==> wip/tundra <==
## Buzzer
module Buzzer #(parameter isSim = 1,parameter isAHB = 0) (input wire clk,rst_n,
              output wire[31:0] BDMAC_RDATA,
              output wire       BDMAC_READYOUT,
              output wire[1:0]  BDMAC_RESP,
              input wire        BDMAC_SEL,
			  input wire        BDMAC_READY,
              input wire[31:0]  BDMAC_ADDR,
              input wire[1:0]   BDMAC_TRANS,
              input wire        BDMAC_WRITE,
              input wire[31:0]  BDMAC_WDATA,
              output wire[31:0] SBDMA_HADDR,
              output wire[1:0]  SBDMA_HTRANS,
              output wire       SBDMA_HWRITE,
              input wire[31:0]  SBDMA_HRDATA,
              input wire        SBDMA_HREADY,
              output wire[31:0] BBDMA_HADDR,
              output wire[1:0]  BBDMA_HTRANS,
              output wire       BBDMA_HWRITE,
              input wire[31:0]  BBDMA_HRDATA,
              input wire        BBDMA_HREADY,
              output wire PWM);
clock: 7.62 ns
lec_check: 0
abc_area: 0
cap_margin: 10
cell_pad_in_sites_detail_placement: 1
cell_pad_in_sites_global_placement: 3
core_aspect_ratio: 0.55
core_margin: 7
core_utilization: 46
cts_cluster_diameter: 292
cts_cluster_size: 31
gpl_timing_driven: 0
max_routing_layer: met5
place_density_lb_addon: 0.0
setup_slack_margin: 1.02
slew_margin: 5
run.sh (not shown) runs the stock make flow with config.mk's settings and CLKGATE_MAP_FILE=.
==> inputs of wip/willow, as changes to wip/tundra <==
Settings changed: ABC_AREA 0 to 1, CAP_MARGIN 10 to 20, CELL_PAD_IN_SITES_DETAIL_PLACEMENT 1 to not set, CELL_PAD_IN_SITES_GLOBAL_PLACEMENT 3 to 0, CORE_ASPECT_RATIO 0.55 to not set, CORE_MARGIN 7 to 2, CORE_UTILIZATION 46 to 72, CTS_CLUSTER_DIAMETER 292 to not set, CTS_CLUSTER_SIZE 31 to 72, GPL_TIMING_DRIVEN 0 to 1, HOLD_SLACK_MARGIN set to 0.05, MAX_ROUTING_LAYER met5 to met4, PLACE_DENSITY_LB_ADDON 0.0 to 0.27, SETUP_SLACK_MARGIN 1.02 to not set, SLEW_MARGIN 5 to 30.
==> flow/constraint.sdc (replaced) <==
create_clock -name core_clock -period 3.0 [get_ports {clk}]
set_input_delay 0.6000 -clock core_clock [delete_from_list [all_inputs] [get_ports {clk}]]
set_output_delay 0.6000 -clock core_clock [all_outputs]
set_load 0.01 [all_outputs]
==> results.py <==
# Auto-generated metrics
metrics = {
    "floorplanning": {
        "dieArea_sq_um": 31060,
        "design.core.area_sq_um": 29400,
    },
    "outcome": {
        "status": "finished with violations",
        "check.faults": "setup timing",
    },
    "sta": {
        "setup_viol": 2,
        "final_critical_path_setup_slack_ns": -0.04319,
    },
}
# the run above: wip/willow

==> results.py <==
# Generated from Yosys and OpenROAD reports
metrics = {
    "outcome": {
        "error_line": "[ERROR FLW-0024] Place density exceeds 1.0 (current PLACE_DENSITY_LB_ADDON =  0.0). Please check if the value of  PLACE_DENSITY_LB_ADDON is between 0 and 0.99.",
        "stop_stage": "3_3_place_gp",
        "status": "did not finish",
    },
    "floorplanning": {
        "dieArea_sq_um": 52390,
        "design.core.area_sq_um": 45500,
    },
}
# the run above: wip/tundra


========
==> job 2693: inputs <==
Buzzer again, from the RTL that the note above started with.
Settings: LEC_CHECK=0, ABC_AREA=1, CAP_MARGIN=20, CORE_MARGIN=2, CORE_UTILIZATION=72, CTS_CLUSTER_DIAMETER=380, CTS_CLUSTER_SIZE=99, PLACE_DENSITY=0.43, SETUP_SLACK_MARGIN=0.81, SLEW_MARGIN=20, TNS_END_PERCENT=5; clock period 2.78 ns.
==> job 4848: changes against job 2693 <==
ABC_AREA = unset   (was 1)
CORE_UTILIZATION = 70   (was 72)
CTS_CLUSTER_DIAMETER = 52   (was 380)
CTS_CLUSTER_SIZE = unset   (was 99)
PLACE_DENSITY = unset   (was 0.43)
SETUP_SLACK_MARGIN = unset   (was 0.81)
==> flow/constraint.sdc (replaced) <==
create_clock -name core_clock -period 9.72 [get_ports {clk}]
set_input_delay 1.9440 -clock core_clock [delete_from_list [all_inputs] [get_ports {clk}]]
set_output_delay 1.9440 -clock core_clock [all_outputs]
set_load 0.01 [all_outputs]
==> job 4383: changes against job 2693 <==
ABC_AREA = unset   (was 1)
CORE_UTILIZATION = 40   (was 72)
CTS_CLUSTER_DIAMETER = unset   (was 380)
CTS_CLUSTER_SIZE = unset   (was 99)
PLACE_DENSITY = unset   (was 0.43)
SETUP_SLACK_MARGIN = unset   (was 0.81)
TNS_END_PERCENT = unset   (was 5)
==> flow/constraint.sdc (replaced) <==
create_clock -name core_clock -period 10.0 [get_ports {clk}]
set_input_delay 2.0000 -clock core_clock [delete_from_list [all_inputs] [get_ports {clk}]]
set_output_delay 2.0000 -clock core_clock [all_outputs]
set_load 0.01 [all_outputs]
==> out/results.txt <==
GP Congestion -> 1.03
Die ar. -> 0.0311 mm²
Pre-CTS WS -> 0.0226 ns
Yosys cell types -> 56
Mapped Avg Cell Area -> 7.00 µm²
Yosys stat area -> 0.0214 mm²
Post-CTS Setup Bufs -> 3
CTS Buf Count -> 7
Mapped Cells -> 3050
Top post-synthesis cells by count -> 894 x nand2_1, 381 x inv_1, 321 x nor2_1, 245 x o21ai_0, 168 x nand3_1
Synth top cell by count -> nand2_1
Xor/xnor share -> 6.07%
Die extent in y -> 176 µm
Failed at -> 5_1_grt
Mapped Area -> 0.0214 mm²
Post-Synth AOI/OAI Area -> 11.4%
Row count -> 63
Outcome -> stopped before the end
the above is filed under job 2693

==> out/results.txt <==
Top post-synthesis cells by count -> 258 x nor2_1, 196 x nand2_1, 160 x dfxtp_1, 148 x dfrtp_1, 139 x xor2_1
Post-CTS Setup Bufs -> 0
Pre-CTS WS -> 4.89 ns
Mapped Avg Cell Area -> 9.15 µm²
Outcome -> finished clean
Xor/xnor share -> 10.2%
Mapped Area -> 0.0211 mm²
GP Congestion -> 0.929
Mapped Cells -> 2308
Yosys cell types -> 92
Die ar. -> 0.0316 mm²
CTS Buf Count -> 41
Row count -> 63
Yosys stat area -> 0.0211 mm²
Post-Synth AOI/OAI Area -> 13.6%
the above is filed under job 4848

==> out/results.txt <==
Outcome -> finished clean
Mapped Area -> 0.0211 mm²
Mapped Cells -> 2308
Die ar. -> 0.0547 mm²
Synth top cell by count -> nor2_1
Pre-CTS WS -> 5.45 ns
Row count -> 84
Xor/xnor share -> 10.2%
Post-Synth AOI/OAI Area -> 13.6%
the above is filed under job 4383

